==> flow/design.v <==
module ANDarray (regDst, ALUSrc, memToReg, regWrite, memRead, memWrite, branch, ALUOp1, ALUOp2, op);
	input[5:0] op;
	output regDst, ALUSrc, memToReg, regWrite, memRead, memWrite, branch, ALUOp1, ALUOp2;
	wire Rformat, lw, sw, beq;
	assign Rformat = (~op[0]) & (~op[1]) & (~op[2]) & (~op[3]) & (~op[4]) & (~op[5]), lw = (op[0]) & (op[1]) & (~op[2]) & (~op[3]) & (~op[4]) & (op[5]), sw = (op[0]) & (op[1]) & (~op[2]) & (op[3]) & (~op[4]) & (op[5]), beq = (~op[0]) & (~op[1]) & (op[2]) & (~op[3]) & (~op[4]) & (~op[5]);
	assign regDst = Rformat;
	assign ALUSrc = lw | sw;
	assign memToReg =  lw;
	assign regWrite = Rformat | lw;
	assign memRead = lw;
	assign memWrite = sw;
	assign branch = beq;
	assign ALUOp1 = Rformat;
	assign ALUOp2 = beq;
endmodule
module ALUControl(operation, ALUOp, ff);
	input[1:0] ALUOp;
	input [5:0] ff;
	output [2:0] operation;
	wire w0, w1, w2, w3;
	assign w0 = ff[0] | ff[3];
	assign operation[0] = ALUOp[1] & w0;
	assign w1 = ~ff[2];
	assign w2 = ~ALUOp[1];
	assign operation[1] = w2 | w1;
	assign w3 = ff[1] & ALUOp[1];
	assign operation[2] = w3 | ALUOp[0];
endmodule
module ALU32Bit(zero, carryOut, result, a, b, op);
	input [31:0] a, b;
	input [2:0] op;
	output reg [31:0] result;
	output zero, carryOut;
	reg carryOut;
	assign zero = (result == 0) ? 1 : 0;
	always @(a or b or op)
	begin
		carryOut = 1'b0;
		case(op)
			0: result = a & b;
			1: result = a | b;
			2: {carryOut, result[31:0]} = a + b;
			6: {carryOut, result[31:0]} = a - b;
			7: result = a < b ? 1 : 0;
			default: result = 0;
		endcase
	end
endmodule
module ALUUnit(clock, ALUOp, funct, a, b, result, zero, carryOut);
	input clock;
	input [1:0] ALUOp;
	input [5:0] funct;
	input [31:0] a, b;
	output reg [31:0] result;
	output reg zero, carryOut;
	reg [1:0] aluOpQ;
	reg [5:0] functQ;
	reg [31:0] aQ, bQ;
	wire [2:0] operation;
	wire [31:0] aluResult;
	wire aluZero, aluCarry;
	ALUControl ctl(operation, aluOpQ, functQ);
	ALU32Bit alu(aluZero, aluCarry, aluResult, aQ, bQ, operation);
	always @(posedge clock)
	begin
		aluOpQ <= ALUOp;
		functQ <= funct;
		aQ <= a;
		bQ <= b;
		result <= aluResult;
		zero <= aluZero;
		if (operation == 3'd2 || operation == 3'd6)
			carryOut <= aluCarry;
	end
endmodule
==> flow/run.sh <==
#!/bin/bash
# the make line also repeats each setting of config.mk as NAME=value (left out here)
make -C /OpenROAD-flow-scripts/flow DESIGN_CONFIG=/design/flow/config.mk WORK_HOME=/design/flow/orfs CLKGATE_MAP_FILE= finish
==> flow/config.mk <==
export PLATFORM = sky130hd
export DESIGN_NAME = ALUUnit
export DESIGN_NICKNAME = ALUUnit
export VERILOG_FILES = /design/flow/design.v
export SDC_FILE = /design/flow/constraint.sdc
export NUM_CORES = 4
export LEC_CHECK = 0
export CAP_MARGIN = 20
export CORE_MARGIN = 2
export CORE_UTILIZATION = 70
export CTS_CLUSTER_SIZE = 14
export MAX_ROUTING_LAYER = met4
export SETUP_SLACK_MARGIN = 0.94
export SLEW_MARGIN = 20
==> flow/constraint.sdc <==
create_clock -name core_clock -period 3.5 [get_ports {clock}]
set_input_delay 0.7000 -clock core_clock [delete_from_list [all_inputs] [get_ports {clock}]]
set_output_delay 0.7000 -clock core_clock [all_outputs]
set_load 0.01 [all_outputs]
==> run notes, run 1 <==
Physical implementation

The top cell type by total area after synthesis is dfxtp_1. The die boundary width is 106 um. In this run, the synthesized area fraction spent on adder and majority cells is recorded as 0.178. The number of warnings reported in the yosys synthesis log is 2.

In this run, placement finished with an instance count of 1168. The cell count listed in synth_stat.txt is 882. The flow did not finish.

The synthesis run shows the most used standard cells to be dfxtp_1, ha_1, inv_1, a21oi_1, nor2_1. The chip area is 11200 um^2. RePlAce ended its routability-driven mode at a weighted congestion of 1.12. Counting every net in the synthesized netlist gives 1057. The area fraction of the largest cell type after synthesis is 0.284. The worst setup slack before clock tree synthesis is -0.368 ns.

For reference, the top cells by area after synthesis are dfxtp_1, ha_1, a21oi_1, inv_1, nor2_1. The post-synth tally of flip-flops with integrated enable is 1. For this run the top cell type by instance count after synthesis was dfxtp_1. The part of the Yosys area used for sequential elements is 0.288. According to the floorplan log, the row count is 37. The top logic cell family in the synthesized netlist is AND-OR/OR-AND gates.

The number of standard cells after synthesis is 882. The first error in the log reads "[ERROR DPL-0033] detailed placement checks failed during check placement". The number of distinct standard cells referenced by the synthesized netlist is 78. The core region area is 10200 um^2. The post-synth register bit count is 104. Per the synthesis report, the XOR/XNOR share of the synthesized area is 0.00483. The mean instance size in the synthesized netlist is 8.23 um^2. The placed instances occupy a cell area of 9090 um^2.

Post-synth the commonest register cell is dfxtp_1. The synthesis report gives the async set-or-reset register share as 0. The post-synthesis cell area is 7250 um^2. Detailed placement ended at an HPWL of 18600 um. The stage at which the run stopped is clock tree synthesis. The die outline height is 106 um. The number of top-level design ports is 107. In this run, the synthesized area fraction spent on and/or/nand/nor cells is recorded as 0.158.

Post-synthesis, Yosys gives the total cell area as 7250 um^2. The cell-mix breakdown from Yosys lists the compound-gate area share as 0.293. The placement report lists the number of port buffers as 104. The starting density of the core is 0.712. The multiplexer share of the synthesized area is 0.00431.
==> per-stage QoR <==
stage,power [uW],setup TNS [ns]
detailed placement,2650,-0.545
floorplan,2090,0
global placement,2580,-0.298
==> run 2: changes to the inputs <==
Settings changed: CORE_UTILIZATION 70 to 65, CTS_CLUSTER_DIAMETER from default to 353, CTS_CLUSTER_SIZE 14 to 96, MAX_ROUTING_LAYER met4 to default, SETUP_SLACK_MARGIN 0.94 to default.
Clock period 3.5 ns to 4.29 ns, I/O delays scaled along.
==> run notes, run 2 <==
Results of an implementation run.

The group that draws the most power in this run is registers. The final-layout fill cell count is 745. In this run the number of H-tree levels came out at 3.

The number of nets in the finished design is 1151. Switching power as a fraction of the total was reported as 0.358. The mean instance size in the synthesized netlist is 8.23 um^2 (unchanged).

For reference, the critical path cell chain is inv_1, ha_1, fa_1, or2_1, a2111o_1, and2_1, a221oi_2, o21ai_1, or4_1, or4_4, nor4b_4, and4b_1, nand3_1, nor3_2. The critical path runs through a total of 14 cells. The number of max-cap violations is 0. The tally of buffers added on design ports came to 104 (unchanged). The worst-case vdd ir drop is 368 uV. In the final layout, flip-flops and latches occupy 2090 um^2. Commonest cells post-synth: dfxtp_1, ha_1, inv_1, a21oi_1, nor2_1 (unchanged). The clock tree from TritonCTS is done. The end-of-flow timing check tallies setup violations at 0. The vias after detailed routing is 7536. The residual overflow from global routing is 0. The tally of OpenROAD warnings is 98.

The leakage component of the power was reported as 0.00387 uW. Cell area leaders: dfxtp_1, ha_1, a21oi_1, inv_1, nor2_1 (unchanged). The cell internal power dissipation is 1720 uW. The worst slew margin relative to its limit is 0.426. Clock latency on the worst-skew pair, taken at its later pin, is 0.41 ns.

The count of buffering cells on the critical path with inverters included is 1. Per the post-route antenna check, the number of violating nets is 0. The clock slew at the register clock pins of the worst setup and hold paths is 0.11 ns. The shortest period the worst path allows is 4.19 ns.

The wire length of the first global-routing pass is 34100 um. The starting density of the core is 0.666 (was 0.712). Clock tree synthesis selected as its root buffer the cell clkbuf_8. The antenna diode count is 0. Per the timing report, the biggest fanout along the worst path comes to 4. The data required time at the worst endpoint is 4.63 ns. The post-synthesis cell area is 7250 um^2 (unchanged).

The number of top-level design ports is 107 (unchanged). The number of nets in the synthesized netlist is 1057 (unchanged). The share of power burned in registers is 0.414. For the sequential group, total power comes out at 1110 uW. The area share of the largest cell type after synthesis is 0.284 (unchanged). The number of warnings reported in the yosys synthesis log came to 2 (unchanged). Across all register-to-register paths, the minimum setup slack is 0.10 ns. The number of standard cells after synthesis was 882 (unchanged). The most common cell in the netlist is dfxtp_1 (unchanged). The final RePlAce weighted congestion is 0.988 (was 1.12). The script computed a power per unit cell area of 309 nW/um^2. The power in the clock group is 602 uW. The number of register bits inferred by synthesis is 104 (unchanged). The dominant register cell in the synthesized netlist was dfxtp_1 (unchanged). The worst hold path terminates at result[0]$_DFF_P_. The net switching power in the latest report is 957 uW. The count of pins over their slew limit is 0. Per the detail_route report, DRC violations left total 0. The AND-OR/OR-AND share of the synthesized area is 0.293 (unchanged).

In the final run the clock tree shows a worst skew of 0.0127 ns. For this design, the slowest cell found on the critical path is or4_1. The largest net degree at the start of global routing is 23. The startpoint identified for the worst hold timing path is aluOpQ[1]$_DFF_P_. Hold-check failures listed in the final report amount to 0.

The share of the clock period used by the worst path is 0.976. The maximum number of buffers from clock root to sink is 2. The number of distinct standard cells referenced by the synthesized netlist is 78 (unchanged).

The post-synth tally of flip-flops with integrated enable is 1 (unchanged). The adder-cell share of the synthesized area is 0.178 (unchanged). Result of the run: finished clean (was stopped before the end). According to the hold report, the worst path is of the register to register type. The post-route worst setup slack is 0.101 ns. The critical path launch point type is a register.

The highest clock rate this design can be run at is 239 MHz. For the worst reg-to-reg path, the startpoint reported by OpenROAD is aQ[0]$_DFF_P_. The area share of and/or/nand/nor cells after synthesis is 0.158 (unchanged).

The die outline height is 110 um (was 106 um). The combinational gate power is 965 uW. The largest stage delay on the critical path is 0.53 ns. The part of the Yosys area used for sequential elements is 0.288 (unchanged). After detailed routing, the average wire length per cell comes to 19.5 um. Total global-route track usage over all layers is 0.365. The instance count after placement with tap cells included is 1104 (was 1168).

The data arrival time of the worst path is 4.53 ns. The timing startpoint of the critical path is aQ[0]$_DFF_P_. The layout report lists the multi-input gate area as 4670 um^2. The violation count after the first detailed-route iteration is 810. In this run the layout overhead on the synthesized area is reported as 19.4%.

The top cell type by total area after synthesis is dfxtp_1 (unchanged). The die boundary width is 110 um (was 106 um). STA classifies the critical path endpoint as a register. The total power is 2680 uW. The number of antenna violations at the first check in global routing came to 0. The Yosys chip area is 7250 um^2 (unchanged). The clock power share is 0.225.

The multiplexer share of the synthesized area came to 0.00431 (unchanged). The floorplan row count is 38 (was 37). The end of the worst register-to-register path is zero$_DFF_P_. The async set or reset register ratio after synthesis is 0 (unchanged). Once layout is complete, the cells apart from fillers number 1121. At the pin with the least slew margin, the transition time is 0.861 ns. Buffers inserted during clock tree synthesis total 9.

The type of the worst setup path is register to register. Hold analysis shows the worst path with a depth of 2. The core region area is 10900 um^2 (was 10200 um^2). The tightest hold path in the finished design has a slack of 0.654 ns. The top logic cell family in the synthesized netlist is AND-OR/OR-AND gates (unchanged). The parity-gate share of the synthesized area counting xor and xnor cells is 0.00483 (unchanged). For reference, the critical path is captured by zero$_DFF_P_. Of the total power, combinational logic draws 0.361.

The chip area is 12000 um^2 (was 11200 um^2). For this run, the detailed router reports a per-instance via density of 6.72. The final HPWL from detailed placement came to 16500 um (was 18600 um). The wire length reported by the detailed router is 21800 um. The via count of the first global-routing pass is 6991. The number of clock sinks is 104. The cell count listed in synth_stat.txt is 882 (unchanged). The worst setup slack before clock tree synthesis was 0.187 ns (was -0.368 ns). Grouping stages by cell kind, the critical path spends the most delay in simple AND/OR/NAND/NOR gates. The depth of the worst register-to-register path is 14. In the log, the iteration count for the first detailed-route pass is 17.
## run 2: area by class of cell
class,instances,share of cell area
Timing Repair Buffer,124,0.137
Tap cell,140,0.0202
Multi-Input combinational cell,644,0.539
Inverter,93,0.0403
Clock inverter,6,0.00606
Clock buffer,10,0.0159
Sequential cell,104,0.241
## run 2: stage by stage
stage	TNS (ns)	instance area, um^2	utilization
after detailed placement	0	8440	0.775
after CTS	0	8630	0.792
after global placement	0	8440	0.775
final	0	8660	0.796
after floorplan	0	7250	-
after global routing	-0.00592	8660	0.796
## run 2: metal layers
| layer | global-route usage | share of wire | vias to the layer above |
|---|---|---|---|
| met5 | 0 | 0 | - |
| met2 | 0.574 | 0.44 | 612 |
| li1 | - | - | 3392 |
| met3 | 0.0943 | 0.14 | 106 |
| met4 | 0.177 | 0.043 | 0 |
| met1 | 0.466 | 0.38 | 3426 |
## run 2: timing repair
action                     in CTS  in global routing
hold buffers                    0                  0
resized                         0                 10
setup endpoints to repair       0                  2
buffers inserted                0                  1
==> run 3: changes to the inputs <==
Settings changed: CELL_PAD_IN_SITES_DETAIL_PLACEMENT from default to 2, CORE_UTILIZATION 65 to 40, CTS_CLUSTER_DIAMETER 353 to 104, CTS_CLUSTER_SIZE 96 to default.
Clock period 4.29 ns to 5.0 ns, I/O delays scaled along.
==> run notes, run 3 <==
Results of an implementation run.

The highest metal layer with signal wires is met4 (unchanged). The final count of hold timing violations is 0 (unchanged). The total iterations of the first detailed-routing run came to 5 (was 17). The number of distinct standard cells referenced by the synthesized netlist is 78 (unchanged).

The via count normalized by instance count is 6.54 (was 6.72). The number of gates resized after CTS is 0 (unchanged). The async set or reset register ratio after synthesis came to 0 (unchanged). The timing startpoint of the critical path is aQ[4]$_DFF_P_ (was aQ[0]$_DFF_P_). The end of the worst register-to-register path was zero$_DFF_P_ (unchanged). The post-CTS repair timing setup buffer count is 0 (unchanged).

The number of cells on the worst hold path came to 2 (unchanged). The start point of the worst min-delay path is aluOpQ[1]$_DFF_P_ (unchanged). The quantity of hold-fixing buffers added after cts is 0 (unchanged).

The start of the worst register-to-register path is aQ[4]$_DFF_P_ (was aQ[0]$_DFF_P_). The data required time at the worst endpoint is 5.30 ns (was 4.63 ns). The number of clock sinks was 104 (unchanged). The post-synthesis cell area came to 7250 um^2 (unchanged).

The reg2reg setup slack is 0.22 ns (was 0.10 ns). Crit-path cells: inv_1, ha_1, a21oi_1, o211ai_1, a21o_1, o21a_1, a2111oi_0, nor3_1, a2111oi_0, nor2_1, a2111oi_0, nor2_1, nor3_2 (was inv_1, ha_1, fa_1, or2_1, a2111o_1, and2_1, a221oi_2, o21ai_1, or4_1, or4_4, nor4b_4, and4b_1, nand3_1, nor3_2). The category of cells accounting for the largest share of critical-path delay is AND-OR/OR-AND gates (was simple AND/OR/NAND/NOR gates). The mean instance size in the synthesized netlist is 8.23 um^2 (unchanged). The Yosys chip area is 7250 um^2 (unchanged).

The floorplan row count is 49 (was 38). The clock tree from TritonCTS was done (unchanged). The die outline height came to 139 um (was 110 um). The AND-OR/OR-AND share of the synthesized area is 0.293 (unchanged). The transition time of the tightest slew-check pin was 0.982 ns (was 0.861 ns). The violation count after the first detailed-route iteration is 728 (was 810). The routed length on met1 is 12600 um (was 8280 um). The die boundary width came to 139 um (was 110 um). The proportion of total power due to net switching was 0.374 (was 0.358). The worst-path cell with the longest stage delay is a2111oi_0 (was or4_1). The core region area is 17900 um^2 (was 10900 um^2).

The worst slew margin relative to its limit is 0.343 (was 0.426). The area share of and/or/nand/nor cells after synthesis is 0.158 (unchanged). The area share of the largest cell type after synthesis is 0.284 (unchanged). The parity-gate share of the synthesized area counting xor and xnor cells was 0.00483 (unchanged). The count of buffering cells on the critical path with inverters included is 1 (unchanged).

The number of standard cells after synthesis was 882 (unchanged). The part of the Yosys area used for sequential elements was 0.288 (unchanged). Setup repair after global routing left no endpoint under its margin. The total global routing track utilization is 0.333 (was 0.365).

The adder-cell share of the synthesized area is 0.178 (unchanged). The share of the clock period used by the worst path was 0.956 (was 0.976). The final count of negative-setup-slack endpoints was 0 (unchanged). The cell internal power dissipation came to 1620 uW (was 1720 uW). The depth of the worst register-to-register path is 13 (was 14). The final total negative setup slack is 0 ns (unchanged). The critical path endpoint category is a register (unchanged).

The via count of the first global-routing pass is 8707 (was 6991). The worst-case vdd ir drop came to 237 uV (was 368 uV). The tally of OpenROAD warnings is 96 (was 98). The type of the worst setup path is register to register (unchanged). The met3 routed wirelength came to 2060 um (was 2960 um). The number of register bits inferred by synthesis came to 104 (unchanged). The power density normalized to cell area is 294 nW/um^2 (was 309 nW/um^2). The class of the worst hold path was register to register (unchanged). The tally of buffers added on design ports is 104 (unchanged). The group drawing the most power is registers (unchanged). The endpoint of the most critical setup path is zero$_DFF_P_ (unchanged). The growth of design area from synthesis to finish came to 21.1% (was 19.4%). The final RePlAce weighted congestion is 0.960 (was 0.988). The cell count listed in synth_stat.txt is 882 (unchanged). The residual overflow from global routing came to 0 (unchanged).

The number of warnings reported in the yosys synthesis log was 2 (unchanged). The sink of the worst hold path is result[0]$_DFF_P_ (unchanged). Commonest cells post-synth: dfxtp_1, ha_1, inv_1, a21oi_1, nor2_1 (unchanged). The post-synth tally of flip-flops with integrated enable came to 1 (unchanged).

The clock power share is 0.282 (was 0.225). The number of nets in the finished design is 1143 (was 1151). The detailed route wirelength on metal2 is 16000 um (was 9640 um).

The starting density of the core is 0.405 (was 0.666). The multiplexer share of the synthesized area is 0.00431 (unchanged). The leakage power total is 0.00388 uW (was 0.00387 uW). The post-route clock skew is 0.0124 ns (was 0.0127 ns). The worst setup slack before clock tree synthesis is 0.672 ns (was 0.187 ns). The maximum fanout along the worst path is 10 (was 4). The core occupancy in the finished layout was 0.491 (was 0.796). The final HPWL from detailed placement was 24100 um (was 16500 um). The most repeated library cell on the critical path is a2111oi_0. The top cell type by total area after synthesis was dfxtp_1 (unchanged).

The final hold slack is 0.720 ns (was 0.654 ns). The count of pins over their slew limit is 0 (unchanged). The largest net degree at the start of global routing is 33 (was 23).

The chip area is 19200 um^2 (was 12000 um^2). The switching power summed over all nets came to 965 uW (was 957 uW). The power in the clock group was 729 uW (was 602 uW). The number of antenna violations at the first check in global routing was 1 (was 0). The wire length reported by the detailed router was 32400 um (was 21800 um). The dominant register cell in the synthesized netlist is dfxtp_1 (unchanged). The final antenna-violating net count is 0 (unchanged). The detailed-route wire length per cell is 26.9 um (was 19.5 um). The maximum number of buffers from clock root to sink is 2 (unchanged). The post-route worst setup slack is 0.218 ns (was 0.101 ns).

The CTS buffer count is 9 (unchanged). The share of power burned in registers is 0.370 (was 0.414). The vias after detailed routing is 7873 (was 7536).

The number of logic stages on the critical path including buffering came to 13 (was 14). The clock slew at the register clock pins of the worst setup and hold paths is 0.08 ns (was 0.11 ns). The reported sequential group power came to 957 uW (was 1110 uW). The number of max-cap violations is 0 (unchanged). The top logic cell family in the synthesized netlist is AND-OR/OR-AND gates (unchanged).

The number of top-level design ports is 107 (unchanged). The wire length of the first global-routing pass is 50500 um (was 34100 um). The shortest period the worst path allows is 4.78 ns (was 4.19 ns).

The largest stage delay on the critical path is 0.80 ns (was 0.53 ns). The data arrival time of the worst path is 5.09 ns (was 4.53 ns). The number of levels the H-tree was split into was 3 (unchanged).

The critical path launch point type is a register (unchanged). The combinational gate power is 898 uW (was 965 uW). The maximum clock frequency came to 209 MHz (was 239 MHz).

The most common cell in the netlist was dfxtp_1 (unchanged). The remaining design rule violation count came to 0 (unchanged). The power share of the combinational group is 0.348 (was 0.361).

The clock network latency to the later pin of the worst-skew pair is 0.38 ns (was 0.41 ns). The clock root buffer is clkbuf_16 (was clkbuf_8). Result of the run: finished clean (unchanged). The number of nets in the synthesized netlist is 1057 (unchanged). Cell area leaders: dfxtp_1, ha_1, a21oi_1, inv_1, nor2_1 (unchanged).
## run 3: final cells by class
| type | instances | area, um^2 |
|---|---|---|
| sequential | 104 | 2090 |
| tap | 229 | 287 |
| multi-input combinational | 644 | 4640 |
| antenna | 1 | 2.50 |
| timing repair buffer | 116 | 1130 |
| clock buffer | 10 | 229 |
| clock inverter | 6 | 57.6 |
| inverter | 93 | 349 |
| fill | 1982 | 9120 |
## run 3: per-layer routing
layer,vias up,GRT usage
li1,3377,-
met1,3913,0.379
met2,432,0.588
met3,151,0.0604
met4,0,0.189
met5,-,0
## run 3: per-stage QoR
stage	cell area [um^2]	instances	power [uW]
after global placement	8490	1186	1750
after global routing	8780	1202	2670
final	8780	1203	2580
after detailed placement	8490	1186	1820
after CTS	8780	1202	2560
after floorplan	7250	882	1440
==> run 4: changes to the inputs <==
Settings changed: ABC_AREA from default to 0, CAP_MARGIN 20 to 0, CELL_PAD_IN_SITES_DETAIL_PLACEMENT 2 to default, CORE_UTILIZATION 40 to 68, CTS_CLUSTER_DIAMETER 104 to default, GPL_TIMING_DRIVEN from default to 1, MAX_ROUTING_LAYER from default to met4, TNS_END_PERCENT from default to 10.
Clock period 5.0 ns to 2.67 ns, I/O delays scaled along.
==> run notes, run 4 <==
Physical implementation

Result of the run: stopped before the end (was finished clean). The stage at which the run stopped is detailed placement. The first error in the log reads "Error: detail_place.tcl, 38 bad optional access". The number of nets in the synthesized netlist came to 1057 (unchanged). The Yosys chip area was 7250 um^2 (unchanged).

The adder-cell share of the synthesized area is 0.178 (unchanged). The async set or reset register ratio after synthesis is 0 (unchanged). The number of warnings reported in the yosys synthesis log was 2 (unchanged). Cell area leaders: dfxtp_1, ha_1, a21oi_1, inv_1, nor2_1 (unchanged).

The most common cell in the netlist is dfxtp_1 (unchanged). The number of top-level design ports is 107 (unchanged). The number of register bits inferred by synthesis is 104 (unchanged). The post-synth tally of flip-flops with integrated enable is 1 (unchanged). The starting density of the core is 0.703 (was 0.405). The part of the Yosys area used for sequential elements is 0.288 (unchanged). The parity-gate share of the synthesized area counting xor and xnor cells was 0.00483 (unchanged).

The dominant register cell in the synthesized netlist was dfxtp_1 (unchanged). The area share of and/or/nand/nor cells after synthesis is 0.158 (unchanged). The number of distinct standard cells referenced by the synthesized netlist came to 78 (unchanged). The top cell type by total area after synthesis is dfxtp_1 (unchanged). The chip area came to 11500 um^2 (was 19200 um^2). The tally of buffers added on design ports was 104 (unchanged). The area share of the largest cell type after synthesis is 0.284 (unchanged). The core region area is 10300 um^2 (was 17900 um^2). Commonest cells post-synth: dfxtp_1, ha_1, inv_1, a21oi_1, nor2_1 (unchanged). The multiplexer share of the synthesized area was 0.00431 (unchanged). The final RePlAce weighted congestion came to 1.10 (was 0.960). The AND-OR/OR-AND share of the synthesized area is 0.293 (unchanged). The die outline height is 107 um (was 139 um). The die boundary width was 107 um (was 139 um). The cell count listed in synth_stat.txt was 882 (unchanged). The mean instance size in the synthesized netlist is 8.23 um^2 (unchanged).

The post-synthesis cell area was 7250 um^2 (unchanged). The number of standard cells after synthesis was 882 (unchanged). The top logic cell family in the synthesized netlist is AND-OR/OR-AND gates (unchanged). The floorplan row count came to 37 (was 49).
==> run 4: metrics by stage <==
step	hold slack [ns]	worst slack (ns)	TNS [ns]	area [um^2]	total power [uW]
2_1_floorplan	0.547	-0.878	-2.86	7260	2700
3_3_place_gp	0.753	-1.05	-8.74	10100	3640
==> run 5: changes to the inputs <==
Settings changed: ABC_AREA 0 to default, CAP_MARGIN 0 to 20, CELL_PAD_IN_SITES_DETAIL_PLACEMENT from default to 0, CELL_PAD_IN_SITES_GLOBAL_PLACEMENT from default to 2, CORE_ASPECT_RATIO from default to 1.22, CORE_MARGIN 2 to 8, CORE_UTILIZATION 68 to 26, CTS_CLUSTER_DIAMETER from default to 104, CTS_CLUSTER_SIZE from default to 33, GPL_TIMING_DRIVEN 1 to 0, HOLD_SLACK_MARGIN from default to -0.02, SLEW_MARGIN 20 to 5, TNS_END_PERCENT 10 to default.
Clock period 2.67 ns to 5.43 ns, I/O delays scaled along.
==> run notes, run 5 <==
Results of an implementation run.

Result of the run: finished clean (was stopped before the end). The starting density of the core is 0.264 (was 0.703). The most common cell in the netlist is dfxtp_1 (unchanged).

The number of standard cells after synthesis is 882 (unchanged). The mean instance size in the synthesized netlist was 8.23 um^2 (unchanged). The depth of the worst register-to-register path is 9. The start point of the worst min-delay path is aluOpQ[1]$_DFF_P_. From the final report, the count of setup violators was given as 0. Per STA, the highest per-stage delay on the worst path measures 0.88 ns. Post-route period utilization is reported as 0.935.

The type of the worst setup path is register to register. The die outline height is 201 um (was 107 um). The final total negative setup slack is 0 ns. The core region area is 27500 um^2 (was 10300 um^2). The final RePlAce weighted congestion is 0.846 (was 1.10). Hold repair after CTS inserted 0 buffers.

For the combinational group, total power comes out at 783 uW. Clock skew on the completed layout was measured at 0.00982 ns. In the final report, the number of pins over their slew limit comes to 0.

The number of antenna violations at the first check in global routing is 0. For this sky-water flow run, the detailed-routed wirelength per cell is reported as 21.3 um. For this design the ratio of total power to cell area is 256 nW/um^2. The number of logic stages on the critical path including buffering is 9. Nets still carrying antenna violations after routing amount to 0. The switching component of the power was reported as 814 uW. The dominant register cell in the synthesized netlist is dfxtp_1 (unchanged). The final-layout fill cell count is 3009. The top logic cell family in the synthesized netlist is AND-OR/OR-AND gates (unchanged). The multiplexer share of the synthesized area is 0.00431 (unchanged). The number of gates resized after CTS is 0. The parity-gate share of the synthesized area counting xor and xnor cells is 0.00483 (unchanged). The tally of OpenROAD warnings is 96. The first detailed-routing pass took 5 iterations. The count of buffering cells on the critical path with inverters included is 2.

Derived from the worst setup path, the maximum achievable clock frequency is 197 MHz. Of the total power, registers draw 0.378. The number of levels the H-tree was split into is 3. The cell count listed in synth_stat.txt is 882 (unchanged).

The transition time of the tightest slew-check pin is 1.08 ns. The post-synthesis cell area came to 7250 um^2 (unchanged). The via count of the first global-routing pass is 7060.

The die boundary width is 167 um (was 107 um). The violation count after the first detailed-route iteration is 360. The core occupancy in the finished layout is 0.329.

The number of nets in the finished design is 1173. Measured against its own limit, the worst slew margin works out to 0.275. The DRC violation total left in the routed layout is recorded as 0. The start of the worst register-to-register path is functQ[3]$_DFF_P_. The group drawing the most power is registers. The growth of design area from synthesis to finish is 24.5%. The maximum fanout along the worst path is 10. The async set or reset register ratio after synthesis was 0 (unchanged).

On the critical path the data arrives at 5.36 ns. TritonCTS built the clock tree. The share of total power dissipated in the clock network is 0.283. The summed area of non-filler cells in the final layout is 9030 um^2. Per the power-grid run, VDD falls by no more than 115 uV. The area share of the largest cell type after synthesis came to 0.284 (unchanged). The class of the worst hold path is register to register. The root buffer cell chosen for the clock tree is clkbuf_16.

The final hold slack is 0.658 ns. STA classifies the critical path startpoint as a register. The post-synth tally of flip-flops with integrated enable is 1 (unchanged). The number of max-cap violations is 0. The area share of and/or/nand/nor cells after synthesis is 0.158 (unchanged). The chip area is 33500 um^2 (was 11500 um^2). The proportion of total power due to net switching is 0.352. The script extracted a total leakage power of 0.00391 uW.

The number of warnings reported in the yosys synthesis log is 2 (unchanged). The power in the clock group is 653 uW. The Yosys chip area is 7250 um^2 (unchanged). The largest net degree at the start of global routing is 19. The routed length on met1 is 13300 um. The number of distinct standard cells referenced by the synthesized netlist is 78 (unchanged). Per the detail_route log, the uppermost layer with routed signals is met4. For reference, the critical path cell chain is o21bai_1, clkbuf_1, buf_1, o221ai_1, a2111oi_0, nor4b_2, and4b_1, nand3_1, nor3_2. Commonest cells post-synth: dfxtp_1, ha_1, inv_1, a21oi_1, nor2_1 (unchanged). The power share of the combinational group is 0.339. In this run the worst setup path begins at functQ[3]$_DFF_P_. The clock network latency to the later pin of the worst-skew pair is 0.37 ns. The number of register bits inferred by synthesis is 104 (unchanged). Setup repair after global routing left no endpoint under its margin. STA classifies the critical path endpoint as a register.

The number of clock sinks is 104. The shortest period the worst path allows is 5.08 ns. The top cell type by total area after synthesis is dfxtp_1 (unchanged). The first global-routing pass estimated 43000 um of wire. The reg2reg setup slack is 0.35 ns.

The vias after detailed routing is 7038. The worst-path cell with the longest stage delay is a2111oi_0. Detailed placement reports a standard cell area of 8740 um^2. Sequential power for this build is 873 uW.

Summed over all nets, wire length on met3 after detailed routing comes to 1200 um. The detailed route wirelength on metal2 is 13500 um. The number of top-level design ports is 107 (unchanged). The tally of buffers added on design ports came to 104 (unchanged). The endpoint of the most critical setup path is zero$_DFF_P_. The routed design shows a via density per instance of 5.22.

After detailed routing, the total wire length is 28700 um. Cell area leaders: dfxtp_1, ha_1, a21oi_1, inv_1, nor2_1 (unchanged). For this run, the total global-route usage over all layers was measured as 0.171.

The clock slew at the register clock pins of the worst setup and hold paths is 0.08 ns. STA puts the critical path data required time at 5.72 ns. Recorded from the global router log, the overflow total was 0.

The antenna diode count is 0. The number of cells on the worst hold path is 2. The adder-cell share of the synthesized area came to 0.178 (unchanged). STA shows the worst min-delay path finishing at result[0]$_DFF_P_.

The AND-OR/OR-AND share of the synthesized area came to 0.293 (unchanged). The part of the Yosys area used for sequential elements was 0.288 (unchanged). For this run the detailed placement stage logged an HPWL of 22600 um. The maximum number of buffers from clock root to sink is 2. Counting the buffers created by CTS gives 9. The category of cells accounting for the largest share of critical-path delay is AND-OR/OR-AND gates. The cell internal power dissipation is 1500 uW. The end of the worst register-to-register path is zero$_DFF_P_.

Endpoints failing hold in the final report were tallied at 0. The post-CTS repair timing setup buffer count is 0. The number of nets in the synthesized netlist is 1057 (unchanged). The floorplan row count is 67 (was 37).
run 5: per-stage QoR:
stage               std cells  total power [uW]  setup WS, ns
detailed placement       1332              1670         0.608
global placement         1331              1680         0.294
global route             1348              2440         0.366
CTS                      1348              2330         0.579
floorplan                 882              1330          1.86
finish                   1348              2310         0.354
run 5: layout make-up:
type / instances / area, um^2 / area share
tap: 345 / 432 / 0.0478
inverter: 93 / 349 / 0.0386
buffer: 41 / 186 / 0.0206
clock buffer: 10 / 239 / 0.0265
clock inverter: 6 / 50.0 / 0.00554
multi-input combinational: 644 / 4640 / 0.513
sequential: 104 / 2090 / 0.232
timing repair buffer: 105 / 1050 / 0.116
run 5: metal layers:
metal | up-vias | global-route usage
li1 | 3429 | -
met1 | 3370 | 0.212
met2 | 195 | 0.276
met3 | 44 | 0.0289
met4 | 0 | 0.0581
met5 | - | -
==> run 6: changes to the inputs <==
Settings changed: ABC_AREA from default to 1, CELL_PAD_IN_SITES_DETAIL_PLACEMENT 0 to default, CELL_PAD_IN_SITES_GLOBAL_PLACEMENT 2 to default, CORE_ASPECT_RATIO 1.22 to default, CORE_MARGIN 8 to 7, CORE_UTILIZATION 26 to 49, CTS_CLUSTER_DIAMETER 104 to 378, CTS_CLUSTER_SIZE 33 to 91, GPL_TIMING_DRIVEN 0 to default, HOLD_SLACK_MARGIN -0.02 to default, PLACE_DENSITY_LB_ADDON from default to 0.29, SETUP_SLACK_MARGIN from default to -0.3, SLEW_MARGIN 5 to 20, TNS_END_PERCENT from default to 5.
Clock period 5.43 ns to 5.0 ns, I/O delays scaled along.
==> run notes, run 6 <==
Results of an implementation run.

The final total negative setup slack is 0 ns (unchanged). The clock network latency to the later pin of the worst-skew pair is 0.36 ns (was 0.37 ns). The power in the clock group came to 757 uW (was 653 uW). The final HPWL from detailed placement is 23800 um (was 22600 um). The tally of OpenROAD warnings is 96 (unchanged). The worst slew margin relative to its limit is 0.445 (was 0.275). The number of nets in the synthesized netlist is 1680 (was 1057).

The number of antenna violations at the first check in global routing is 0 (unchanged). The Yosys chip area came to 8870 um^2 (was 7250 um^2). The count of pins over their slew limit is 0 (unchanged).

The most repeated library cell on the critical path is nand2_1. The remaining design rule violation count is 0 (unchanged). The clock slew at the register clock pins of the worst setup and hold paths is 0.07 ns (was 0.08 ns).

The post-route clock skew was 0.00835 ns (was 0.00982 ns). The post-synth tally of flip-flops with integrated enable is 1 (unchanged). The clock root buffer is clkbuf_16 (unchanged). Cell area leaders: dfxtp_1, nand2_1, inv_1, ha_1, nand3_1 (was dfxtp_1, ha_1, a21oi_1, inv_1, nor2_1). The top logic cell family in the synthesized netlist is simple AND/OR/NAND/NOR gates (was AND-OR/OR-AND gates). The post-synthesis cell area is 8870 um^2 (was 7250 um^2). The number of levels the H-tree was split into came to 3 (unchanged). The data required time at the worst endpoint is 5.30 ns (was 5.72 ns). The end of the worst register-to-register path is zero$_DFF_P_ (unchanged). The mean instance size in the synthesized netlist came to 5.89 um^2 (was 8.23 um^2). The antenna diode count was 0 (unchanged).

The detailed-route wire length per cell was 15.7 um (was 21.3 um). The number of clock sinks is 104 (unchanged). The cell count listed in synth_stat.txt is 1505 (was 882). The transition time of the tightest slew-check pin is 0.832 ns (was 1.08 ns). The combinational gate power is 903 uW (was 783 uW). The via count normalized by instance count is 5.04 (was 5.22). The wire length reported by the detailed router is 28600 um (was 28700 um). Crit-path cells: ha_1, inv_1, fa_1, inv_1, nand2_1, nand2_1, nand4_1, nand3_1, nand2_1, nand3_1, nand3b_1, nor2_1, nand2_1, nor2_1, nand4_1, nor2_1 (was o21bai_1, clkbuf_1, buf_1, o221ai_1, a2111oi_0, nor4b_2, and4b_1, nand3_1, nor3_2). The largest stage delay on the critical path is 0.42 ns (was 0.88 ns).

The cell internal power dissipation was 1630 uW (was 1500 uW). The growth of design area from synthesis to finish came to 16.3% (was 24.5%). The wire length of the first global-routing pass was 43900 um (was 43000 um). Result of the run: finished clean (unchanged).

The critical path endpoint category is a register (unchanged). The clock tree from TritonCTS is done (unchanged). The count of buffering cells on the critical path with inverters included is 2 (unchanged). The maximum fanout along the worst path is 5 (was 10).

The power density normalized to cell area came to 251 nW/um^2 (was 256 nW/um^2). The number of logic stages on the critical path including buffering was 16 (was 9). The proportion of total power due to net switching came to 0.370 (was 0.352).

The sink of the worst hold path was carryOut$_DFFE_PP_ (was result[0]$_DFF_P_). The worst setup slack before clock tree synthesis is 1.89 ns (was 0.608 ns). The final RePlAce weighted congestion is 0.960 (was 0.846). The number of standard cells after synthesis is 1505 (was 882). The post-CTS repair timing setup buffer count is 0 (unchanged). The clock power share is 0.292 (was 0.283). The chip area is 22100 um^2 (was 33500 um^2).

The power share of the combinational group is 0.348 (was 0.339). The vias after detailed routing is 9182 (was 7038). The starting density of the core is 0.497 (was 0.264). The violation count after the first detailed-route iteration is 740 (was 360).

The final antenna-violating net count is 0 (unchanged). The number of nets in the finished design is 1763 (was 1173). The type of the worst setup path is register to register (unchanged). The parity-gate share of the synthesized area counting xor and xnor cells is 0.00197 (was 0.00483). Setup repair after global routing missed its margin: false (unchanged). The total global routing track utilization is 0.263 (was 0.171). The maximum clock frequency came to 309 MHz (was 197 MHz). The start of the worst register-to-register path is bQ[0]$_DFF_P_ (was functQ[3]$_DFF_P_). The worst-path cell with the longest stage delay is fa_1 (was a2111oi_0). The class of the worst hold path is register to register (unchanged). The number of warnings reported in the yosys synthesis log was 2 (unchanged). The async set or reset register ratio after synthesis is 0 (unchanged). The endpoint of the most critical setup path was zero$_DFF_P_ (unchanged). The share of power burned in registers is 0.360 (was 0.378).

The group drawing the most power is registers (unchanged). The share of the clock period used by the worst path came to 0.648 (was 0.935). The total iterations of the first detailed-routing run came to 5 (unchanged). The start point of the worst min-delay path is aluOpQ[1]$_DFF_P_ (unchanged). The final count of negative-setup-slack endpoints was 0 (unchanged). The reg2reg setup slack came to 1.76 ns (was 0.35 ns). The category of cells accounting for the largest share of critical-path delay is simple AND/OR/NAND/NOR gates (was AND-OR/OR-AND gates).

The total power is 2590 uW (was 2310 uW). The instance count after placement with tap cells included is 1806 (was 1332). The via count of the first global-routing pass is 8492 (was 7060).

The AND-OR/OR-AND share of the synthesized area is 0.0691 (was 0.293). The critical path launch point type is a register (unchanged). The most common cell in the netlist is nand2_1 (was dfxtp_1). The number of top-level design ports is 107 (unchanged). The floorplan row count is 49 (was 67). The number of cells on the worst hold path is 1 (was 2). The timing startpoint of the critical path was bQ[0]$_DFF_P_ (was functQ[3]$_DFF_P_). The reported sequential group power is 933 uW (was 873 uW). Commonest cells post-synth: nand2_1, inv_1, nor2_1, nand3_1, dfxtp_1 (was dfxtp_1, ha_1, inv_1, a21oi_1, nor2_1). The number of register bits inferred by synthesis came to 104 (unchanged). The final hold slack is 0.690 ns (was 0.658 ns). The data arrival time of the worst path came to 3.54 ns (was 5.36 ns).

The post-route worst setup slack was 1.76 ns (was 0.354 ns). The switching power summed over all nets came to 959 uW (was 814 uW). The core region area is 17800 um^2 (was 27500 um^2). The top cell type by total area after synthesis is dfxtp_1 (unchanged). The adder-cell share of the synthesized area is 0.146 (was 0.178). The depth of the worst register-to-register path is 16 (was 9).

The filler-free cell count of the finished design is 1822 (was 1348). The multiplexer share of the synthesized area was 0 (was 0.00431). The area share of and/or/nand/nor cells after synthesis is 0.379 (was 0.158). The dominant register cell in the synthesized netlist is dfxtp_1 (unchanged). The final count of hold timing violations is 0 (unchanged).

The part of the Yosys area used for sequential elements is 0.236 (was 0.288). The maximum number of buffers from clock root to sink is 2 (unchanged). The CTS buffer count is 9 (unchanged).

The area share of the largest cell type after synthesis is 0.232 (was 0.284). The number of distinct standard cells referenced by the synthesized netlist came to 33 (was 78). The largest net degree at the start of global routing came to 32 (was 19). The die boundary width was 149 um (was 167 um). The number of max-cap violations is 0 (unchanged). The residual overflow from global routing was 0 (unchanged). The quantity of hold-fixing buffers added after cts is 0 (unchanged). The worst-case vdd ir drop was 215 uV (was 115 uV). The shortest period the worst path allows is 3.24 ns (was 5.08 ns).

The die outline height was 149 um (was 201 um). The tally of buffers added on design ports is 104 (unchanged). The leakage power total is 0.00578 uW (was 0.00391 uW). The number of gates resized after CTS came to 0 (unchanged).
-- run 6: layer usage --
| metal | up-vias | wire, um | track usage |
|---|---|---|---|
| met5 | - | 0 | - |
| met3 | 48 | 2410 | 0.0526 |
| met2 | 336 | 12400 | 0.407 |
| met4 | 0 | 837 | 0.0930 |
| li1 | 4705 | - | - |
| met1 | 4093 | 13000 | 0.337 |
-- run 6: through the flow --
stage | cell area (um^2) | utilization
2_1_floorplan | 8870 | -
3_3_place_gp | 10000 | 0.561
3_5_place_dp | 10000 | 0.561
4_1_cts | 10300 | 0.579
5_1_grt | 10300 | 0.579
6_report | 10300 | 0.579
-- run 6: cell type report --
| type | instances | area [um^2] |
|---|---|---|
| multi-input cells | 1025 | 5280 |
| clock buffers | 9 | 225 |
| clock inverters | 7 | 86.3 |
| fillers | 1846 | 7520 |
| repair buffers | 108 | 1070 |
| inverters | 340 | 1280 |
| flip-flops and latches | 104 | 2090 |
| well taps | 229 | 287 |
==> run 7: changes to the inputs <==
Settings changed: ABC_AREA 1 to 0, CAP_MARGIN 20 to 15, CELL_PAD_IN_SITES_DETAIL_PLACEMENT from default to 1, CELL_PAD_IN_SITES_GLOBAL_PLACEMENT from default to 2, CORE_ASPECT_RATIO from default to 0.6, CORE_UTILIZATION 49 to 55, CTS_CLUSTER_DIAMETER 378 to 192, CTS_CLUSTER_SIZE 91 to default, GPL_ROUTABILITY_DRIVEN from default to 1, GPL_TIMING_DRIVEN from default to 1, HOLD_SLACK_MARGIN from default to 0.15, MIN_ROUTING_LAYER from default to met1, PLACE_DENSITY_LB_ADDON 0.29 to 0.13, SETUP_SLACK_MARGIN -0.3 to default, TNS_END_PERCENT 5 to 95.
Clock period 5.0 ns to 6.93 ns, I/O delays scaled along.
==> run notes, run 7 <==
Physical implementation

The adder-cell share of the synthesized area is 0.178 (was 0.146). The number of nets in the synthesized netlist is 1057 (was 1680). The core region area is 12900 um^2 (was 17800 um^2).

It got as far as global placement without I/O and failed there. The number of warnings reported in the yosys synthesis log is 2 (unchanged). The die boundary width is 162 um (was 149 um). The area share of and/or/nand/nor cells after synthesis is 0.158 (was 0.379). The die outline height was 103 um (was 149 um).

The dominant register cell in the synthesized netlist was dfxtp_1 (unchanged). The number of register bits inferred by synthesis is 104 (unchanged). The top logic cell family in the synthesized netlist was AND-OR/OR-AND gates (was simple AND/OR/NAND/NOR gates). The starting density of the core is 0.564 (was 0.497). The number of standard cells after synthesis is 882 (was 1505). The Yosys chip area is 7250 um^2 (was 8870 um^2). The post-synthesis cell area is 7250 um^2 (was 8870 um^2). The cell count listed in synth_stat.txt came to 882 (was 1505). The post-synth tally of flip-flops with integrated enable came to 1 (unchanged).

The async set or reset register ratio after synthesis is 0 (unchanged). The mean instance size in the synthesized netlist was 8.23 um^2 (was 5.89 um^2). The first error in the log reads "[ERROR FLW-0024] Place density exceeds 1.0 (current PLACE_DENSITY_LB_ADDON =  0.13). Please check if the value of  PLACE_DENSITY_LB_ADDON is between 0 and 0.99". The parity-gate share of the synthesized area counting xor and xnor cells was 0.00483 (was 0.00197).

The AND-OR/OR-AND share of the synthesized area is 0.293 (was 0.0691). The multiplexer share of the synthesized area is 0.00431 (was 0). The top cell type by total area after synthesis is dfxtp_1 (unchanged). The part of the Yosys area used for sequential elements is 0.288 (was 0.236).

The chip area was 16700 um^2 (was 22100 um^2). The number of distinct standard cells referenced by the synthesized netlist is 78 (was 33). The area share of the largest cell type after synthesis is 0.284 (was 0.232). The floorplan row count is 32 (was 49). Result of the run: stopped before the end (was finished clean). The most common cell in the netlist is dfxtp_1 (was nand2_1). Commonest cells post-synth: dfxtp_1, ha_1, inv_1, a21oi_1, nor2_1 (was nand2_1, inv_1, nor2_1, nand3_1, dfxtp_1). Cell area leaders: dfxtp_1, ha_1, a21oi_1, inv_1, nor2_1 (was dfxtp_1, nand2_1, inv_1, ha_1, nand3_1).
==> run 8: changes to the inputs <==
Settings changed: CAP_MARGIN 15 to 20, CELL_PAD_IN_SITES_DETAIL_PLACEMENT 1 to default, CELL_PAD_IN_SITES_GLOBAL_PLACEMENT 2 to default, CORE_ASPECT_RATIO 0.6 to 0.89, CORE_MARGIN 7 to 2, CORE_UTILIZATION 55 to 59, CTS_CLUSTER_DIAMETER 192 to default, CTS_CLUSTER_SIZE from default to 24, GPL_ROUTABILITY_DRIVEN 1 to default, HOLD_SLACK_MARGIN 0.15 to -0.04, MAX_ROUTING_LAYER met4 to default, MIN_ROUTING_LAYER met1 to default, PLACE_DENSITY from default to 0.91, PLACE_DENSITY_LB_ADDON 0.13 to default, SETUP_SLACK_MARGIN from default to 0.96, SLEW_MARGIN 20 to 10, TNS_END_PERCENT 95 to default.
Clock period 6.93 ns to 5.73 ns, I/O delays scaled along.
==> run notes, run 8 <==
Results of an implementation run.

The multiplexer share of the synthesized area is 0.00431 (unchanged). After detailed placement, the total cell area comes to 8380 um^2. The number of nets in the synthesized netlist came to 1057 (unchanged). On the worst setup and hold paths after CTS, the clock-pin slew comes to 0.07 ns. The mean instance size in the synthesized netlist is 8.23 um^2 (unchanged). The count of buffering cells on the critical path with inverters included is 1.

The post-route clock skew is 0.0118 ns. The total global routing track utilization is 0.313. The type of the worst setup path is register to register. The via count of the first global-routing pass is 6674. The maximum fanout along the worst path is 10.

Clock network power for this build is 658 uW. The clock power share is 0.301. The post-synth tally of flip-flops with integrated enable is 1 (unchanged). According to the timing report, the critical path is captured at zero$_DFF_P_. At the worst endpoint, the required time is 6.02 ns. The power report attributes to the sequential group a share of 0.380.

Cell area leaders: dfxtp_1, ha_1, a21oi_1, inv_1, nor2_1 (unchanged). Of the total power, combinational logic draws 0.319. The core region area was 12100 um^2 (was 12900 um^2). In the log, the iteration count for the first detailed-route pass is 6.

The number of cells on the worst reg-to-reg path is 13. The area share of and/or/nand/nor cells after synthesis was 0.158 (unchanged). The final-layout fill cell count is 954. The combinational gate power is 696 uW. After routing the design area is 8700 um^2. The dominant register cell in the synthesized netlist was dfxtp_1 (unchanged). The net switching power in the latest report is 701 uW. The group drawing the most power is registers. The number of standard cells after synthesis came to 882 (unchanged). The final HPWL from detailed placement is 15300 um. Looking at the reg2reg group, the worst path starts from aQ[4]$_DFF_P_. The top cell type by total area after synthesis is dfxtp_1 (unchanged). The chip area is 13200 um^2 (was 16700 um^2). The total power is 2180 uW. Recorded from the global router log, the overflow total was 0. The number of levels the H-tree was split into is 3. The part of the Yosys area used for sequential elements is 0.288 (unchanged). In this run, post-CTS repair resized a total of 0 instances.

The tally of OpenROAD warnings is 96. The most common cell in the netlist is dfxtp_1 (unchanged). Counting I/O delays and the setup requirement, the final critical path takes 4.24 ns. STA classifies the critical path startpoint as a register. The longest clock path from root to sink contains 2 buffers.

The start point of the worst min-delay path is aluOpQ[1]$_DFF_P_. The die boundary width is 122 um (was 162 um). On the critical path the data arrives at 4.53 ns. For this design, the sink count on the clock tree is 104. Pins over their slew limit in the final report were tallied at 0.

The Yosys chip area is 7250 um^2 (unchanged). The clock root buffer is clkbuf_16. Setup repair after global routing left no endpoint under its margin. The violation count after the first detailed-route iteration is 1056. The largest stage delay on the critical path is 0.61 ns. The growth of design area from synthesis to finish is 19.9%. The area share of the largest cell type after synthesis was 0.284 (unchanged).

The async set or reset register ratio after synthesis is 0 (unchanged). The remaining design rule violation count is 0. The cell count listed in synth_stat.txt is 882 (unchanged). The final antenna-violating net count is 0. The number of top-level design ports is 107. The adder-cell share of the synthesized area came to 0.178 (unchanged). Per the OpenROAD power report, leakage power amounts to 0.00387 uW. The floorplan row count came to 38 (was 32). In the power breakdown, the internal column shows 1480 uW. Commonest cells post-synth: dfxtp_1, ha_1, inv_1, a21oi_1, nor2_1 (unchanged). Along the worst hold path, the cell count comes to 2.

The AND-OR/OR-AND share of the synthesized area was 0.293 (unchanged). The most repeated library cell on the critical path is a2111oi_0. The transition time of the tightest slew-check pin is 1.11 ns. The starting density of the core is 0.601 (was 0.564). After its last routability iteration, the placer logged a weighted congestion of 1.01.

The quantity of hold-fixing buffers added after cts is 0. Entering global routing, the biggest net connects 35 pins. The end of the worst register-to-register path is zero$_DFF_P_. The parity-gate share of the synthesized area counting xor and xnor cells came to 0.00483 (unchanged).

For reference, the critical path is launched at aQ[4]$_DFF_P_. The category of cells accounting for the largest share of critical-path delay is AND-OR/OR-AND gates. The reported sequential group power is 830 uW. The proportion of total power due to net switching is 0.321. The detailed-route wire length per cell is 18.3 um. The wire length reported by the detailed router is 20700 um. The clock network latency to the later pin of the worst-skew pair is 0.36 ns.

The number of antenna violations at the first check in global routing was 0. The worst-path cell with the longest stage delay is a2111oi_0. The final total negative setup slack is 0 ns. Result of the run: finished clean (was stopped before the end). The number of warnings reported in the yosys synthesis log is 2 (unchanged). The post-synthesis cell area came to 7250 um^2 (unchanged).

The worst-case vdd ir drop is 207 uV. TritonCTS built the clock tree. The post-CTS repair timing setup buffer count is 0.

The number of logic stages on the critical path including buffering is 13. The antenna diode count is 0. The number of register bits inferred by synthesis is 104 (unchanged). The critical path endpoint category is a register. The number of nets in the finished design is 1138.

The maximum clock frequency is 236 MHz. Listed in order, past its start point the critical path passes inv_1, ha_1, a21oi_1, o211ai_1, a21o_1, o21a_1, a2111oi_0, nor3_1, a2111oi_0, nor2_1, a2111oi_0, nor2_1, nor3_2. The reg2reg setup slack is 1.49 ns. Checking max transition, the worst relative margin is 0.256. The tally of buffers added on design ports is 104. Hold-check failures listed in the final report amount to 0. In the finished design, the share of the clock period the worst path needs comes to 0.741. Per the summary, power density relative to cell area is 251 nW/um^2. The class of the worst hold path is register to register.

The via count normalized by instance count is 6.48. The wire length of the first global-routing pass is 32700 um. The top logic cell family in the synthesized netlist is AND-OR/OR-AND gates (unchanged).

The final count of negative-setup-slack endpoints is 0. The number of distinct standard cells referenced by the synthesized netlist came to 78 (unchanged). TritonCTS created 9 clock buffers. The die outline height is 109 um (was 103 um). For this block, the via count after detailed routing is 7307. The number of max-cap violations is 0. The sink of the worst hold path is result[0]$_DFF_P_.
[run 8: through the flow]
step	util	setup WS [ns]	instances	hold WS [ns]
after CTS	0.720	1.59	1128	0.685
after global placement	0.694	1.61	1112	0.623
after global routing	0.720	1.16	1128	0.720
final	0.720	1.49	1128	0.691
after floorplan	-	2.16	882	0.547
after detailed placement	0.694	1.62	1112	0.636
[run 8: metal layers]
metal	part of all wire	vias up	global-route usage
met3	0.13	64	0.0805
li1	-	3362	-
met4	0.029	0	0.112
met2	0.44	544	0.486
met1	0.41	3337	0.422
met5	0	-	0
[run 8: area by class of cell]
| type | instances | area, um^2 | area share |
|---|---|---|---|
| Sequential cell | 104 | 2090 | 0.241 |
| Multi-Input combinational cell | 644 | 4640 | 0.534 |
| Tap cell | 160 | 200 | 0.0230 |
| Clock buffer | 9 | 225 | 0.0259 |
| Inverter | 93 | 349 | 0.0401 |
| Timing Repair Buffer | 111 | 1090 | 0.126 |
| Clock inverter | 7 | 95.1 | 0.0109 |
==> run 9: changes to the inputs <==
Settings changed: CAP_MARGIN 20 to 0, CORE_ASPECT_RATIO 0.89 to 0.5, CORE_MARGIN 2 to 8, CORE_UTILIZATION 59 to 48, CTS_CLUSTER_DIAMETER from default to 231, CTS_CLUSTER_SIZE 24 to 98, HOLD_SLACK_MARGIN -0.04 to 0.06, MAX_ROUTING_LAYER from default to met4, PLACE_DENSITY 0.91 to default, PLACE_DENSITY_LB_ADDON from default to 0.09, SETUP_SLACK_MARGIN 0.96 to 1.92, SLEW_MARGIN 10 to 20, TNS_END_PERCENT from default to 10.
Clock period 5.73 ns to 6.93 ns, I/O delays scaled along.
==> run notes, run 9 <==
Results of an implementation run.

The category of cells accounting for the largest share of critical-path delay is AND-OR/OR-AND gates (unchanged). The number of top-level design ports is 107 (unchanged). The clock network latency to the later pin of the worst-skew pair is 0.36 ns (about the same). The AND-OR/OR-AND share of the synthesized area is 0.293 (unchanged).

The post-CTS repair timing setup buffer count came to 0 (unchanged). The Yosys chip area came to 7250 um^2 (unchanged). The critical path launch point type is a register (unchanged). The via count normalized by instance count is 5.94 (was 6.48). Crit-path cells: inv_1, ha_1, a21oi_1, o211ai_1, a21o_1, o21a_1, a2111oi_0, nor3_1, a2111oi_0, nor2_1, a2111oi_0, nor2_1, nor3_2 (unchanged). The post-synth tally of flip-flops with integrated enable is 1 (unchanged). The data arrival time of the worst path is 4.78 ns (was 4.53 ns). The shortest period the worst path allows is 4.49 ns (was 4.24 ns).

The switching power summed over all nets was 597 uW (was 701 uW). The number of warnings reported in the yosys synthesis log is 2 (unchanged). The endpoint of the most critical setup path is zero$_DFF_P_ (unchanged). The parity-gate share of the synthesized area counting xor and xnor cells is 0.00483 (unchanged). The depth of the worst register-to-register path is 13 (unchanged). The adder-cell share of the synthesized area was 0.178 (unchanged). The top cell type by total area after synthesis is dfxtp_1 (unchanged). The CTS buffer count is 9 (unchanged).

The timing startpoint of the critical path is aQ[4]$_DFF_P_ (unchanged). The wire length of the first global-routing pass was 34700 um (was 32700 um). The area share of and/or/nand/nor cells after synthesis is 0.158 (unchanged). The number of clock sinks is 104 (unchanged). The number of cells on the worst hold path is 2 (unchanged).

The tally of OpenROAD warnings is 96 (unchanged). The residual overflow from global routing is 0 (unchanged). The final count of negative-setup-slack endpoints is 0 (unchanged). The cell internal power dissipation is 1160 uW (was 1480 uW).

The clock tree from TritonCTS is done (unchanged). The violation count after the first detailed-route iteration is 599 (was 1056). The multiplexer share of the synthesized area is 0.00431 (unchanged). The maximum number of buffers from clock root to sink came to 2 (unchanged). The data required time at the worst endpoint is 7.22 ns (was 6.02 ns).

The number of levels the H-tree was split into is 3 (unchanged). The final HPWL from detailed placement came to 16900 um (was 15300 um). The wire length reported by the detailed router is 22200 um (was 20700 um). The sink of the worst hold path is result[0]$_DFF_P_ (unchanged). The final total negative setup slack is 0 ns (unchanged). Result of the run: finished clean (unchanged). The largest net degree at the start of global routing was 35 (unchanged). The worst slew margin relative to its limit is 0.361 (was 0.256). The post-route clock skew is 0.0101 ns (was 0.0118 ns). The clock root buffer is clkbuf_16 (unchanged). The mean instance size in the synthesized netlist is 8.23 um^2 (unchanged). The share of the clock period used by the worst path is 0.648 (was 0.741).

The top logic cell family in the synthesized netlist was AND-OR/OR-AND gates (unchanged). Commonest cells post-synth: dfxtp_1, ha_1, inv_1, a21oi_1, nor2_1 (unchanged). The reported sequential group power is 683 uW (was 830 uW).

The power density normalized to cell area is 202 nW/um^2 (was 251 nW/um^2). The type of the worst setup path is register to register (unchanged). The starting density of the core is 0.496 (was 0.601).

The transition time of the tightest slew-check pin is 0.934 ns (was 1.11 ns). The number of standard cells after synthesis was 882 (unchanged). The most repeated library cell on the critical path is a2111oi_0 (unchanged). The count of pins over their slew limit was 0 (unchanged).

The number of distinct standard cells referenced by the synthesized netlist was 78 (unchanged). The cell count listed in synth_stat.txt is 882 (unchanged). The worst setup slack before clock tree synthesis is 2.64 ns (was 1.62 ns). The antenna diode count is 0 (unchanged). The number of nets in the synthesized netlist was 1057 (unchanged). Cell area leaders: dfxtp_1, ha_1, a21oi_1, inv_1, nor2_1 (unchanged). The group drawing the most power is registers (unchanged). The vias after detailed routing is 6918 (was 7307). The growth of design area from synthesis to finish is 19.8% (was 19.9%).

The most common cell in the netlist is dfxtp_1 (unchanged). The clock power share was 0.282 (was 0.301). The maximum fanout along the worst path was 10 (unchanged). The number of logic stages on the critical path including buffering came to 13 (unchanged). The area share of the largest cell type after synthesis was 0.284 (unchanged). The tally of buffers added on design ports came to 104 (unchanged).

The start point of the worst min-delay path is aluOpQ[1]$_DFF_P_ (unchanged). The via count of the first global-routing pass is 6487 (was 6674). The combinational gate power is 578 uW (was 696 uW). The proportion of total power due to net switching is 0.340 (was 0.321). The reg2reg setup slack was 2.44 ns (was 1.49 ns). The end of the worst register-to-register path was zero$_DFF_P_ (unchanged). The detailed-route wire length per cell is 19.0 um (was 18.3 um). The final count of hold timing violations is 0 (unchanged). The post-route worst setup slack is 2.44 ns (was 1.49 ns). The remaining design rule violation count is 0 (unchanged). The total iterations of the first detailed-routing run came to 5 (was 6).

The share of power burned in registers came to 0.389 (was 0.380). Setup repair after global routing missed its margin: false (unchanged). The final RePlAce weighted congestion is 0.951 (was 1.01). The critical path endpoint category is a register (unchanged). The die outline height is 103 um (was 109 um). The count of buffering cells on the critical path with inverters included is 1 (unchanged). The largest stage delay on the critical path is 0.86 ns (was 0.61 ns). The power in the clock group was 494 uW (was 658 uW). The chip area is 19500 um^2 (was 13200 um^2). The core region area is 14600 um^2 (was 12100 um^2). The async set or reset register ratio after synthesis is 0 (unchanged). The leakage power total is 0.00384 uW (was 0.00387 uW). The dominant register cell in the synthesized netlist was dfxtp_1 (unchanged). The die boundary width was 190 um (was 122 um). The start of the worst register-to-register path is aQ[4]$_DFF_P_ (unchanged). The worst-case vdd ir drop is 129 uV (was 207 uV). The floorplan row count was 31 (was 38).

The power share of the combinational group is 0.329 (was 0.319). The number of antenna violations at the first check in global routing is 0 (unchanged). The post-synthesis cell area is 7250 um^2 (unchanged).

The number of max-cap violations is 0 (unchanged). The final antenna-violating net count came to 0 (unchanged). The clock slew at the register clock pins of the worst setup and hold paths is 0.08 ns (was 0.07 ns). The total global routing track utilization is 0.229 (was 0.313).

The part of the Yosys area used for sequential elements came to 0.288 (unchanged). The worst-path cell with the longest stage delay is a2111oi_0 (unchanged). The number of nets in the finished design came to 1137 (was 1138). The quantity of hold-fixing buffers added after cts is 0 (unchanged). The class of the worst hold path is register to register (unchanged). The number of gates resized after CTS is 0 (unchanged). The number of register bits inferred by synthesis is 104 (unchanged). The maximum clock frequency is 223 MHz (was 236 MHz).
-- run 9: routing by layer --
layer	part of all wire	up-vias	track usage
met5	0	-	-
met4	0.011	0	0.0442
met3	0.068	24	0.0449
met2	0.44	252	0.355
met1	0.48	3274	0.308
li1	-	3368	-
-- run 9: cell type report --
| type | instances | area [um^2] |
|---|---|---|
| clock buffers | 10 | 229 |
| clock inverters | 6 | 52.6 |
| fillers | 1338 | 5930 |
| inverters | 93 | 349 |
| multi-input cells | 644 | 4640 |
| flip-flops and latches | 104 | 2090 |
| well taps | 198 | 248 |
| repair buffers | 110 | 1090 |
-- run 9: stage by stage --
stage	instances	hold slack (ns)	util	total power, uW	area, um^2
after floorplan	882	0.547	-	1040	7250
after global placement	1149	0.624	0.575	1260	8410
after detailed placement	1149	0.639	0.575	1260	8410
after CTS	1165	0.648	0.594	1760	8690
after global routing	1165	0.700	0.594	1850	8690
final	1165	0.656	0.594	1750	8690
==> run 10: changes to the inputs <==
Settings changed: ABC_AREA 0 to default, CAP_MARGIN 0 to 20, CORE_ASPECT_RATIO 0.5 to default, CORE_MARGIN 8 to 2, CORE_UTILIZATION 48 to 57, CTS_CLUSTER_DIAMETER 231 to default, CTS_CLUSTER_SIZE 98 to 96, GPL_TIMING_DRIVEN 1 to default, HOLD_SLACK_MARGIN 0.06 to default, MAX_ROUTING_LAYER met4 to default, PLACE_DENSITY_LB_ADDON 0.09 to default, SETUP_SLACK_MARGIN 1.92 to default, TNS_END_PERCENT 10 to default.
Clock period 6.93 ns to 5.17 ns, I/O delays scaled along.
==> run notes, run 10 <==
Results of an implementation run.

The maximum number of buffers from clock root to sink came to 2 (unchanged). The final antenna-violating net count is 0 (unchanged). The critical path launch point type was a register (unchanged). The proportion of total power due to net switching was 0.332 (was 0.340). The parity-gate share of the synthesized area counting xor and xnor cells came to 0.00483 (unchanged). The leakage power total came to 0.00386 uW (was 0.00384 uW). The antenna diode count is 0 (unchanged). The tally of buffers added on design ports is 104 (unchanged).

The final count of hold timing violations is 0 (unchanged). The violation count after the first detailed-route iteration is 980 (was 599). The number of top-level design ports came to 107 (unchanged). The power density normalized to cell area is 278 nW/um^2 (was 202 nW/um^2). The clock network latency to the later pin of the worst-skew pair is 0.37 ns (was 0.36 ns). The mean instance size in the synthesized netlist is 8.23 um^2 (unchanged). The starting density of the core came to 0.580 (was 0.496). The number of logic stages on the critical path including buffering is 13 (unchanged). The count of buffering cells on the critical path with inverters included was 1 (unchanged).

The growth of design area from synthesis to finish is 20.0% (was 19.8%). Setup repair after global routing missed its margin: false (unchanged). The core region area came to 12500 um^2 (was 14600 um^2).

The adder-cell share of the synthesized area is 0.178 (unchanged). The switching power summed over all nets was 803 uW (was 597 uW). The endpoint of the most critical setup path is zero$_DFF_P_ (unchanged). The area share of the largest cell type after synthesis is 0.284 (unchanged). The dominant register cell in the synthesized netlist is dfxtp_1 (unchanged).

Result of the run: finished clean (unchanged). The final RePlAce weighted congestion came to 0.957 (was 0.951). The core occupancy in the finished layout is 0.696 (was 0.594). The via count normalized by instance count is 6.44 (was 5.94). The remaining design rule violation count is 0 (unchanged). The combinational gate power is 777 uW (was 578 uW). The number of max-cap violations is 0 (unchanged).

The most repeated library cell on the critical path is a2111oi_0 (unchanged). The sink of the worst hold path is result[0]$_DFF_P_ (unchanged). The clock root buffer is clkbuf_16 (unchanged). The clock tree from TritonCTS is done (unchanged).

The largest stage delay on the critical path came to 0.67 ns (was 0.86 ns). The critical path endpoint category was a register (unchanged). The post-route clock skew is 0.00986 ns (was 0.0101 ns).

The category of cells accounting for the largest share of critical-path delay was AND-OR/OR-AND gates (unchanged). The share of the clock period used by the worst path is 0.856 (was 0.648). The total global routing track utilization is 0.325 (was 0.229).

The final count of negative-setup-slack endpoints came to 0 (unchanged). The share of power burned in registers came to 0.380 (was 0.389). The worst-case vdd ir drop came to 243 uV (was 129 uV). The start point of the worst min-delay path is aluOpQ[1]$_DFF_P_ (unchanged). The clock power share came to 0.298 (was 0.282). The worst slew margin relative to its limit is 0.399 (was 0.361). The reported sequential group power was 919 uW (was 683 uW). The part of the Yosys area used for sequential elements is 0.288 (unchanged).

The number of cells on the worst hold path came to 2 (unchanged). The quantity of hold-fixing buffers added after cts came to 0 (unchanged). The power in the clock group is 721 uW (was 494 uW). Commonest cells post-synth: dfxtp_1, ha_1, inv_1, a21oi_1, nor2_1 (unchanged).

The transition time of the tightest slew-check pin came to 0.902 ns (was 0.934 ns). The type of the worst setup path is register to register (unchanged). The cell internal power dissipation is 1610 uW (was 1160 uW). The total iterations of the first detailed-routing run came to 7 (was 5). The wire length reported by the detailed router is 22000 um (was 22200 um). The die boundary width came to 117 um (was 190 um). The number of register bits inferred by synthesis is 104 (unchanged). The top logic cell family in the synthesized netlist is AND-OR/OR-AND gates (unchanged). The number of antenna violations at the first check in global routing was 0 (unchanged). The number of standard cells after synthesis is 882 (unchanged). The residual overflow from global routing was 0 (unchanged). The Yosys chip area was 7250 um^2 (unchanged). The count of pins over their slew limit is 0 (unchanged).

The timing startpoint of the critical path is aQ[4]$_DFF_P_ (unchanged). The clock slew at the register clock pins of the worst setup and hold paths is 0.07 ns (was 0.08 ns). The number of gates resized after CTS was 0 (unchanged). The group drawing the most power is registers (unchanged). The power share of the combinational group was 0.321 (was 0.329). The number of nets in the finished design came to 1139 (was 1137). The largest net degree at the start of global routing is 33 (was 35). The multiplexer share of the synthesized area is 0.00431 (unchanged). Cell area leaders: dfxtp_1, ha_1, a21oi_1, inv_1, nor2_1 (unchanged). The data arrival time of the worst path is 4.73 ns (was 4.78 ns). The shortest period the worst path allows came to 4.43 ns (was 4.49 ns). The chip area came to 13600 um^2 (was 19500 um^2). The detailed-route wire length per cell was 19.3 um (was 19.0 um). The depth of the worst register-to-register path is 13 (unchanged). The CTS buffer count is 9 (unchanged).

The start of the worst register-to-register path is aQ[4]$_DFF_P_ (unchanged). The post-synth tally of flip-flops with integrated enable is 1 (unchanged). The async set or reset register ratio after synthesis is 0 (unchanged). The via count of the first global-routing pass came to 6991 (was 6487). The cell count listed in synth_stat.txt is 882 (unchanged). The number of distinct standard cells referenced by the synthesized netlist is 78 (unchanged). The end of the worst register-to-register path is zero$_DFF_P_ (unchanged). The number of levels the H-tree was split into came to 3 (unchanged). The AND-OR/OR-AND share of the synthesized area is 0.293 (unchanged). The floorplan row count came to 41 (was 31). The post-CTS repair timing setup buffer count is 0 (unchanged). The worst-path cell with the longest stage delay is a2111oi_0 (unchanged). The most common cell in the netlist is dfxtp_1 (unchanged). The final HPWL from detailed placement came to 16500 um (was 16900 um). The number of warnings reported in the yosys synthesis log is 2 (unchanged).

The maximum fanout along the worst path is 10 (unchanged). The number of clock sinks came to 104 (unchanged). The maximum clock frequency is 226 MHz (was 223 MHz).

The top cell type by total area after synthesis is dfxtp_1 (unchanged). The reg2reg setup slack is 0.74 ns (was 2.44 ns). The data required time at the worst endpoint came to 5.47 ns (was 7.22 ns). The final total negative setup slack is 0 ns (unchanged). The wire length of the first global-routing pass is 34700 um (unchanged). The final-layout fill cell count is 1032 (was 1338). The vias after detailed routing is 7350 (was 6918). The area share of and/or/nand/nor cells after synthesis is 0.158 (unchanged).

Crit-path cells: inv_1, ha_1, a21oi_1, o211ai_1, a21o_1, o21a_1, a2111oi_0, nor3_1, a2111oi_0, nor2_1, a2111oi_0, nor2_1, nor3_2 (unchanged). The die outline height was 117 um (was 103 um). The number of nets in the synthesized netlist came to 1057 (unchanged). The tally of OpenROAD warnings is 98 (was 96).

The post-synthesis cell area is 7250 um^2 (unchanged). The class of the worst hold path is register to register (unchanged).
## run 10: layout make-up
type | instances | area [um^2] | area share
multi-input combinational | 644 | 4640 | 0.532
sequential | 104 | 2090 | 0.240
timing repair buffer | 112 | 1100 | 0.126
inverter | 93 | 349 | 0.0401
clock buffer | 10 | 239 | 0.0275
tap | 172 | 215 | 0.0247
clock inverter | 6 | 73.8 | 0.00848
## run 10: per-layer routing
layer / up-vias / global-route usage / share of wire
met5: - / 0 / 0
met4: 0 / 0.126 / 0.033
met3: 80 / 0.0659 / 0.091
met2: 467 / 0.531 / 0.45
met1: 3434 / 0.422 / 0.42
li1: 3369 / - / -
## run 10: stage by stage
step | power, uW | area (um^2) | instances | setup WS, ns | hold WS (ns)
2_1_floorplan | 1400 | 7250 | 882 | 1.60 | 0.547
3_3_place_gp | 1670 | 8390 | 1125 | 1.01 | 0.592
3_5_place_dp | 1690 | 8390 | 1125 | 0.985 | 0.600
4_1_cts | 2410 | 8710 | 1141 | 0.956 | 0.619
5_1_grt | 2520 | 8710 | 1141 | 0.664 | 0.678
6_report | 2420 | 8710 | 1141 | 0.743 | 0.625
Power figures rest on the tool's default switching activity, not on a simulated workload.
